==> branch xenon: inputs <==
Design JAM, start of the top module:
module JAM (
input CLK,
input RST,
output reg [2:0] W,
output reg [2:0] J,
input [6:0] Cost,
output [3:0] MatchCount,
output [9:0] MinCost,
output Valid );
Settings: LEC_CHECK=0, CAP_MARGIN=20, CORE_MARGIN=2, CORE_UTILIZATION=72, CTS_CLUSTER_DIAMETER=27, PLACE_DENSITY=0.64, SETUP_SLACK_MARGIN=0.96, SLEW_MARGIN=20; clock period 4.97 ns.
run.sh (not shown) runs the stock make flow with config.mk's settings and CLKGATE_MAP_FILE=.
==> branch willow (differences from branch xenon) <==
Settings changed: CORE_UTILIZATION 72 to 56, CTS_CLUSTER_DIAMETER 27 to unset, PLACE_DENSITY 0.64 to unset, SETUP_SLACK_MARGIN 0.96 to 1.01.
==> flow/constraint.sdc (replaced) <==
create_clock -name core_clock -period 3.44 [get_ports {CLK}]
set_input_delay 0.6880 -clock core_clock [delete_from_list [all_inputs] [get_ports {CLK}]]
set_output_delay 0.6880 -clock core_clock [all_outputs]
set_load 0.01 [all_outputs]
==> Slide: Implementation Results <==
Run Summary

Floorplan
  • Floorplan Utilization: 74.1%
  • Die height: 143 um
  • Site Rows: 50
  • Chip width: 143 um

Global route
  • GR Util met1: 86.0%
  • GR met3 Demand/Resource: 76.3%
  • Grt met2 use: 101%
  • Gr ovfl total: 306

Placed design
  • HPWL Detailed: 38000 um
  • Cells after DPL: 2002

Run status
  • Halt Reason: [ERROR GRT-0116] Global routing finished with congestion. Check the congestion regions in the DRC Viewer.
  • Status: did not finish
  • Stage reached: global routing

Clock network
  • Post-CTS setup buffer count: 48
[end of results for branch xenon]
==> Slide: Implementation Results <==
Key Metrics from the Run

Run status
  • Status: complete, but fails checks
  • Fail Reasons: negative setup slack

Floorplan
  • Die height: 162 um
  • Site Rows: 57
  • Floorplan Utilization: 57.2%

Synth
  • EDFF count, synth: 82

Final timing
  • Setup WS post-layout: -2.74 ns
  • Setup-failing EPs final: 96

Final layout
  • Flops: 161
  • Multi-input logic area: 10700 um^2
  • # fillers: 1487

Clock network
  • Post-CTS setup buffer count: 62

Global route
  • GR Util met1: 52.9%
  • GR met3 Demand/Resource: 9.17%
  • Gr ovfl total: 0
  • Number of global-route vias before repair: 15000
  • Grt met2 use: 66.7%

Worst setup path
  • Cell count along the critical path: 29

Hold path
  • Worst Hold Path Cells: 1

Placed design
  • HPWL Detailed: 38200 um
  • Cells after DPL: 2135
[end of results for branch willow]


==> onyx <==
==> flow/design.v <==
module JAM (
input CLK,
input RST,
output reg [2:0] W,
output reg [2:0] J,
input [6:0] Cost,
output [3:0] MatchCount,
output [9:0] MinCost,
output Valid );
parameter INIT  = 4'b0000;
parameter COMP  = 4'b0001;
parameter CHAN  = 4'b0010;
parameter FIND  = 4'b0011;
parameter EXCH  = 4'b0100;
parameter REV   = 4'b0101;
parameter GIVE  = 4'b0110;
parameter COUNT = 4'b0111;
parameter VALID = 4'b1000;
reg [3:0] curr_state;
reg [3:0] next_state;
parameter [0:3*128-1] mapTbl = {3'd7, 3'd6, 3'd5, 3'd6, 3'd4, 3'd6, 3'd5, 3'd6, 3'd3, 3'd6, 3'd5, 3'd6, 3'd4, 3'd6, 3'd5, 3'd6,
                            	3'd2, 3'd6, 3'd5, 3'd6, 3'd4, 3'd6, 3'd5, 3'd6, 3'd3, 3'd6, 3'd5, 3'd6, 3'd4, 3'd6, 3'd5, 3'd6,
                            	3'd1, 3'd6, 3'd5, 3'd6, 3'd4, 3'd6, 3'd5, 3'd6, 3'd3, 3'd6, 3'd5, 3'd6, 3'd4, 3'd6, 3'd5, 3'd6,
                	            3'd2, 3'd6, 3'd5, 3'd6, 3'd4, 3'd6, 3'd5, 3'd6, 3'd3, 3'd6, 3'd5, 3'd6, 3'd4, 3'd6, 3'd5, 3'd6,
                		  	    3'd0, 3'd6, 3'd5, 3'd6, 3'd4, 3'd6, 3'd5, 3'd6, 3'd3, 3'd6, 3'd5, 3'd6, 3'd4, 3'd6, 3'd5, 3'd6,
                			    3'd2, 3'd6, 3'd5, 3'd6, 3'd4, 3'd6, 3'd5, 3'd6, 3'd3, 3'd6, 3'd5, 3'd6, 3'd4, 3'd6, 3'd5, 3'd6,
                			    3'd1, 3'd6, 3'd5, 3'd6, 3'd4, 3'd6, 3'd5, 3'd6, 3'd3, 3'd6, 3'd5, 3'd6, 3'd4, 3'd6, 3'd5, 3'd6,
                				3'd2, 3'd6, 3'd5, 3'd6, 3'd4, 3'd6, 3'd5, 3'd6, 3'd3, 3'd6, 3'd5, 3'd6, 3'd4, 3'd6, 3'd5, 3'd6};
reg [0:6] compare;
reg [3:0] permutation [0:7];
reg [3:0] permutation_rot [0:7];
reg [3:0] permutation_ex [0:7];
reg [1:0] FIND_count;
wire [2:0] rot;
wire done;
reg [3:0] matchcount;
reg [9:0] mincost;
always@(posedge CLK) begin
	if(RST) curr_state <= INIT;
	else    curr_state <= next_state; 
end 
always@(*)begin
	case (curr_state)
	INIT  : next_state = COMP;
	COMP  : next_state = CHAN;  
	CHAN  : next_state = FIND;  
	FIND  : if(FIND_count==2) next_state = EXCH;  
	        else next_state = FIND;
	EXCH  : next_state = REV;  
	REV   : next_state = GIVE;  
	GIVE  : next_state = COUNT;
	COUNT : if(done) next_state = VALID;
			else next_state = COMP;
	VALID : next_state =  INIT;
	default : next_state = INIT;
	endcase
end
reg [3:0] count;
reg [9:0] cost;
reg start;
always@(posedge CLK) begin
	if(RST) start <= 0;
	else if(~RST) start <= 1;
	else start <= start;
end 
always@(posedge CLK) begin
	if(RST) begin
		W <= 0;
		J <= 0;
		count <= 1;
	end
	else begin
		W <= count >= 8 ? 0 : count;
		J <= permutation[count >= 8 ? 0 : count];
		if(count == 10) begin
			count <= 2;
			W <= 1;
			J <= permutation[1];
		end
		else begin
			count <= count + 1;
		end
	end
end
always@(posedge CLK) begin
	if(curr_state==INIT) begin
		mincost <= 10'd1023;
		matchcount <= 0;
		cost <= 0;
	end
	else if(start)begin
		cost <= cost + Cost;
		if(count == 10) begin
			if(cost < mincost)begin
				mincost <= cost;
				matchcount <= 1;
			end
			else if(cost == mincost)begin
				matchcount <= matchcount + 1;
			end
			cost <= 0;
		end
	end
end
assign MatchCount = matchcount;
assign MinCost = mincost;
always@(posedge CLK)begin
	if(curr_state == COMP) begin
		compare[6] <= permutation[6] < permutation[7];
		compare[5] <= permutation[5] < permutation[6];
		compare[4] <= permutation[4] < permutation[5];
		compare[3] <= permutation[3] < permutation[4];
		compare[2] <= permutation[2] < permutation[3];
		compare[1] <= permutation[1] < permutation[2];
		compare[0] <= permutation[0] < permutation[1];
	end
end
assign rot = mapTbl[compare*3+:3];
always @(posedge CLK) begin
	if(curr_state == CHAN) begin
  		permutation_rot[0] <= 0<=rot || (0>rot && permutation[0]<permutation[rot]) ? 8 : permutation[0];
  		permutation_rot[1] <= 1<=rot || (1>rot && permutation[1]<permutation[rot]) ? 8 : permutation[1];
  		permutation_rot[2] <= 2<=rot || (2>rot && permutation[2]<permutation[rot]) ? 8 : permutation[2];
  		permutation_rot[3] <= 3<=rot || (3>rot && permutation[3]<permutation[rot]) ? 8 : permutation[3];
  		permutation_rot[4] <= 4<=rot || (4>rot && permutation[4]<permutation[rot]) ? 8 : permutation[4];
  		permutation_rot[5] <= 5<=rot || (5>rot && permutation[5]<permutation[rot]) ? 8 : permutation[5];
  		permutation_rot[6] <= 6<=rot || (6>rot && permutation[6]<permutation[rot]) ? 8 : permutation[6];
  		permutation_rot[7] <= 7<=rot || (7>rot && permutation[7]<permutation[rot]) ? 8 : permutation[7];
  	end
end
reg [2:0] minIdx1;
reg [2:0] minIdx2;
reg [2:0] minIdx3;
reg [2:0] minIdx4;
reg [2:0] minIdx11;
reg [2:0] minIdx22;
reg [2:0] minIdx;
always@(posedge CLK)begin
	if(curr_state==INIT) begin
		FIND_count <= 0;
	end
	if(curr_state==FIND && FIND_count==0)begin
		minIdx4 <= permutation_rot[7] > permutation_rot[6] ? 6 : 7;
		minIdx3 <= permutation_rot[5] > permutation_rot[4] ? 4 : 5;
		minIdx2 <= permutation_rot[3] > permutation_rot[2] ? 2 : 3;
		minIdx1 <= permutation_rot[1] > permutation_rot[0] ? 0 : 1;
		FIND_count <= 1;
	end
	else if(curr_state==FIND && FIND_count==1)begin
		minIdx22 <= permutation_rot[minIdx4] > permutation_rot[minIdx3] ? minIdx3 : minIdx4;
		minIdx11 <= permutation_rot[minIdx2] > permutation_rot[minIdx1] ? minIdx1 : minIdx2;
		FIND_count <= 2;
	end
	else if(curr_state==FIND && FIND_count==2)begin
		minIdx <= permutation_rot[minIdx22] > permutation_rot[minIdx11] ? minIdx11 : minIdx22;
		FIND_count <= 0;
	end
	else begin
		FIND_count <= 0;
	end
end
always@(posedge CLK) begin
	if(curr_state==COMP) begin
		permutation_ex[0] <= permutation[0];
		permutation_ex[1] <= permutation[1];
		permutation_ex[2] <= permutation[2];
		permutation_ex[3] <= permutation[3];
		permutation_ex[4] <= permutation[4];
		permutation_ex[5] <= permutation[5];
		permutation_ex[6] <= permutation[6];
		permutation_ex[7] <= permutation[7];
	end
	else if(curr_state==EXCH) begin
		permutation_ex[rot] <= permutation[minIdx];
		permutation_ex[minIdx] <= permutation[rot];
	end
	else if(curr_state == REV)begin
		if(0>rot)
			permutation_ex[0] <= permutation_ex[7-(0-rot-1)];
		if(1>rot)
			permutation_ex[1] <= permutation_ex[7-(1-rot-1)];
		if(2>rot)
			permutation_ex[2] <= permutation_ex[7-(2-rot-1)];
		if(3>rot)
			permutation_ex[3] <= permutation_ex[7-(3-rot-1)];
		if(4>rot)
			permutation_ex[4] <= permutation_ex[7-(4-rot-1)];
		if(5>rot)
			permutation_ex[5] <= permutation_ex[7-(5-rot-1)];
		if(6>rot)
			permutation_ex[6] <= permutation_ex[7-(6-rot-1)];
		if(7>rot)
			permutation_ex[7] <= permutation_ex[7-(7-rot-1)];
	end
end
always@(posedge CLK)begin
	if(curr_state == INIT) begin
		permutation[0] <= 0;
		permutation[1] <= 1;
		permutation[2] <= 2;
		permutation[3] <= 3;
		permutation[4] <= 4;
		permutation[5] <= 5;
		permutation[6] <= 6;
		permutation[7] <= 7;
	end
	else if(curr_state == GIVE) begin
		permutation[0] <= permutation_ex[0];
		permutation[1] <= permutation_ex[1];
		permutation[2] <= permutation_ex[2];
		permutation[3] <= permutation_ex[3];
		permutation[4] <= permutation_ex[4];
		permutation[5] <= permutation_ex[5];
		permutation[6] <= permutation_ex[6];
		permutation[7] <= permutation_ex[7];
	end
end
assign done = compare==0;
assign Valid = (curr_state == VALID);
endmodule
==> flow/run.sh <==
#!/bin/bash
# the make line also repeats each setting of config.mk as NAME=value (left out here)
make -C /OpenROAD-flow-scripts/flow DESIGN_CONFIG=/design/flow/config.mk WORK_HOME=/design/flow/orfs CLKGATE_MAP_FILE= finish
==> flow/config.mk <==
export PLATFORM = sky130hd
export DESIGN_NAME = JAM
export DESIGN_NICKNAME = JAM
export VERILOG_FILES = /design/flow/design.v
export SDC_FILE = /design/flow/constraint.sdc
export NUM_CORES = 4
export LEC_CHECK = 0
export ABC_AREA = 1
export CAP_MARGIN = 20
export CORE_MARGIN = 2
export CORE_UTILIZATION = 72
export CTS_CLUSTER_DIAMETER = 354
export CTS_CLUSTER_SIZE = 99
export SETUP_SLACK_MARGIN = -0.31
export SLEW_MARGIN = 20
==> flow/constraint.sdc <==
create_clock -name core_clock -period 3.82 [get_ports {CLK}]
set_input_delay 0.7640 -clock core_clock [delete_from_list [all_inputs] [get_ports {CLK}]]
set_output_delay 0.7640 -clock core_clock [all_outputs]
set_load 0.01 [all_outputs]
==> cedar (differences from onyx) <==
- ABC_AREA: 1 -> unset
- CORE_UTILIZATION: 72 -> 58
- CTS_CLUSTER_DIAMETER: 354 -> 384
- CTS_CLUSTER_SIZE: 99 -> 53
- PLACE_DENSITY: unset -> 0.83
- SETUP_SLACK_MARGIN: -0.31 -> 0.33
==> flow/constraint.sdc (replaced) <==
create_clock -name core_clock -period 6.2 [get_ports {CLK}]
set_input_delay 1.2400 -clock core_clock [delete_from_list [all_inputs] [get_ports {CLK}]]
set_output_delay 1.2400 -clock core_clock [all_outputs]
set_load 0.01 [all_outputs]
==> run notes <==
Results of the run.

The sequential share of the synthesized area is 0.321. For this design, Yosys synthesis ends with a cell count of ~1,800. The core area is approximately 0.017 mm^2.

For this configuration, the core starts out at a cell density of 0.733. The flow did not finish. Per the synthesis report, the adder-cell share of the synthesized area is 0.125. The number of placed cells counting well taps is 2,090.

The synthesis report lists the most area-consuming cells as edfxtp_1 (20%), dfxtp_1 (13%), ha_1 (12%). The tool reported: "[ERROR GRT-0116] Global routing finished with congestion. Check the congestion regions in the DRC Viewer". The stage where the run came to a stop is global routing (5_1_grt). The count of cell types in the netlist is just over 60.
The numbers above come from onyx.

==> run notes <==
Update from the flow run.

The run finished with no timing, DRC or antenna violations. Counting instances, the worst hold path has a depth of 1. The post-synth tally of flip-flops with integrated enable is roughly 82. The number of placed cells counting well taps is 1,928.

For reference, the top cells by area after synthesis are edfxtp_1 (18%), dfxtp_1 (11%), ha_1 (11%). The floorplan row count is 56. The count of cell types in the netlist is roughly 110. The sequential share of the synthesized area is 0.290. The area overhead of the layout relative to synthesis is 19.7%. The CTS tree is done.

The wire length the detailed router placed on met1 is ~20,000 um. The pre-placement core utilization is 0.593. In this run the standard cell core region covers between 0.02 and 0.025 mm^2. The clock buffer and inverter area fraction after layout is 0.0365.

The synth_stat.txt file lists the number of cells as ~1,600. The count of cells along the worst register-to-register path is 25.
The numbers above come from cedar.

